// median
module median
#(
    parameter MEM_DATA_WIDTH = 32,
    parameter LUT_ADDR_WIDTH = 10,  
    parameter MEM_ADDR_WIDTH = 10,  
    parameter PIXEL_DATA_WIDTH = 8,
    parameter IMG_WIDTH  = 320,
    parameter IMG_HEIGHT = 320
)(
    input clk,  
    input rst_n,  
    input [31:0] word0,
    input [31:0] word1,
    input [31:0] word2,
    output [PIXEL_DATA_WIDTH-1:0] pixel1,
    output [PIXEL_DATA_WIDTH-1:0] pixel2,
    output [PIXEL_DATA_WIDTH-1:0] pixel3,
    output [PIXEL_DATA_WIDTH-1:0] pixel4,
    output [LUT_ADDR_WIDTH-1:0] raddr_a,
    output [LUT_ADDR_WIDTH-1:0] raddr_b,
    output [LUT_ADDR_WIDTH-1:0] raddr_c,
    output [MEM_ADDR_WIDTH-1:0] waddr
);
clock: 29.3 ns
lec_check: 0
cap_margin: 20
core_margin: 2
core_utilization: 41
slew_margin: 20
run.sh (not shown) runs the stock make flow with config.mk's settings and CLKGATE_MAP_FILE=.
==> next run, changes <==
--- a/flow/config.mk
+++ b/flow/config.mk
@@ -7,0 +8 @@
+export ABC_AREA = 1
@@ -10 +11,3 @@
-export CORE_UTILIZATION = 41
+export CORE_UTILIZATION = 72
+export CTS_CLUSTER_DIAMETER = 400
+export CTS_CLUSTER_SIZE = 93
==> flow/constraint.sdc (replaced) <==
create_clock -name core_clock -period 12.4 [get_ports {clk}]
set_input_delay 2.4800 -clock core_clock [delete_from_list [all_inputs] [get_ports {clk}]]
set_output_delay 2.4800 -clock core_clock [all_outputs]
set_load 0.01 [all_outputs]
Now the flow ended with an error in 3_5_place_dp (DPL-0038).
Synthesized area came out lower by 4.5%.
Synthesized cell count came out higher by 15%.
Die area drops by 45%.
==> next run, changes <==
--- a/flow/config.mk
+++ b/flow/config.mk
@@ -12,2 +12,2 @@
-export CTS_CLUSTER_DIAMETER = 400
-export CTS_CLUSTER_SIZE = 93
+export CTS_CLUSTER_DIAMETER = 66
+export CTS_CLUSTER_SIZE = 10
Result: The changed run aborted during 3_5_place_dp, error DPL-0038; synthesized cell count stays the same; die area is unchanged; synthesized area stays the same.
==> next run, changes <==
--- a/flow/config.mk
+++ b/flow/config.mk
@@ -8 +7,0 @@
-export ABC_AREA = 1
@@ -11,3 +10 @@
-export CORE_UTILIZATION = 72
-export CTS_CLUSTER_DIAMETER = 66
-export CTS_CLUSTER_SIZE = 10
+export CORE_UTILIZATION = 64
==> flow/constraint.sdc (replaced) <==
create_clock -name core_clock -period 14.2 [get_ports {clk}]
set_input_delay 2.8400 -clock core_clock [delete_from_list [all_inputs] [get_ports {clk}]]
set_output_delay 2.8400 -clock core_clock [all_outputs]
set_load 0.01 [all_outputs]
Outcome: The new run stopped in 4_1_cts on DPL-0038. Area after synthesis increases by 4.8%. Synthesized cell count falls by 13%. Die size increases by 17%.


== job 7253 ==
median again, from the RTL that the note above started with.
==> flow/config.mk <==
export PLATFORM = sky130hd
export DESIGN_NAME = median
export DESIGN_NICKNAME = median
export VERILOG_FILES = /design/flow/design.v
export SDC_FILE = /design/flow/constraint.sdc
export NUM_CORES = 4
export LEC_CHECK = 0
export CAP_MARGIN = 5
export CORE_MARGIN = 2
export CORE_UTILIZATION = 70
export CTS_CLUSTER_DIAMETER = 48
export CTS_CLUSTER_SIZE = 40
export PLACE_DENSITY = 0.64
export SETUP_SLACK_MARGIN = 3.96
export SLEW_MARGIN = 20
==> flow/constraint.sdc <==
create_clock -name core_clock -period 17.4 [get_ports {clk}]
set_input_delay 3.4800 -clock core_clock [delete_from_list [all_inputs] [get_ports {clk}]]
set_output_delay 3.4800 -clock core_clock [all_outputs]
set_load 0.01 [all_outputs]
The flow ended early for job 7253: it failed with a tool error in clock tree synthesis.
> inputs changed (job 7253 -> job 8214)
Settings: a deleted SETUP_SLACK_MARGIN that had been 3.96; a change of CAP_MARGIN from 5 to 20; a deleted CTS_CLUSTER_DIAMETER that had been 48; a change of CTS_CLUSTER_SIZE from 40 to 95; an added ABC_AREA of 1; a deleted PLACE_DENSITY that had been 0.64; a change of CORE_UTILIZATION from 70 to 52; a change of the clock period (ns, I/O delays scaled along) from 17.4 to 27.1.
Job 7253 terminated abnormally: clock tree synthesis reported DPL-0038.
Job 8214 completed end to end with timing, DRC and antenna clean.
Last weighted congestion value of the routability-driven placer: job 8214 vs job 7253 down about 16%
Going from job 7253 to job 8214, the area figure in the yosys stat output was found to have gone down by 1100 sq um.
Going from job 7253 to job 8214, total die size grew by more than a quarter.
For the area after detailed placement, job 8214 came in about 22% lower than job 7253 did.
Job 8214 vs job 7253: number of nets in the synthesized netlist up by more than 10%
In job 8214 relative to job 7253, height of the chip had gone up by more than 10%.
Job 8214 against job 7253: synthesized-area fraction occupied by xor and xnor cells dropped 1.1 points; post-synthesis share of cell area spent on full adders, half adders and majority gates climbed 0.94 points; netlist area before placement dropped 4.5%; effective utilization at floorplan dropped 19 points; proportion of synthesized area in mux cells dropped 9.4 points.
The inputs of job 5591 differ from those of job 8214 as listed below.
Settings: CTS_CLUSTER_DIAMETER newly set to 347; TNS_END_PERCENT newly set to 10; CORE_UTILIZATION changed from 52 to 69; the clock period (ns, I/O delays scaled along) changed from 27.1 to 19.6.
==> results <==
Job 5591: flow complete, layout not clean; failing: setup timing. Delta (job 5591 minus job 8214): effective utilization at floorplan went up by 17 points; final area went up by 2000 sq um; hold slack went down by 11 ps. On delay of the slowest critical-path stage: job 5591 sits below job 8214.
Input changes introduced in job 6419 (baseline for comparison: job 5591):
Settings: PLACE_DENSITY now 0.37, previously not set; SETUP_SLACK_MARGIN now 4.8, previously not set; the clock period (ns, I/O delays scaled along) now 16.3, was 19.6.
Results
Of job 6419 and job 5591, not a single run came through the flow clean. Job 6419 did not finish; the tool stopped in global routing with error GRT-0232. Die area came out exactly the same in job 6419 and job 5591. Area figure in the yosys stat output came out exactly the same in job 6419 and job 5591. When job 6419 is set beside job 5591, its placement-stage worst setup slack turns out to be 1880 ps smaller. Comparing job 5591 with job 6419, the synthesized cell count came out essentially unchanged. Diff job 5591 -> job 6419: number of buffers inserted to repair setup after CTS increased 74; placer congestion estimate increased 4.8%; quantity of gates resized following cts increased 330; number of sinks on the clock net essentially unchanged; sequential fraction of the synthesis area essentially unchanged.
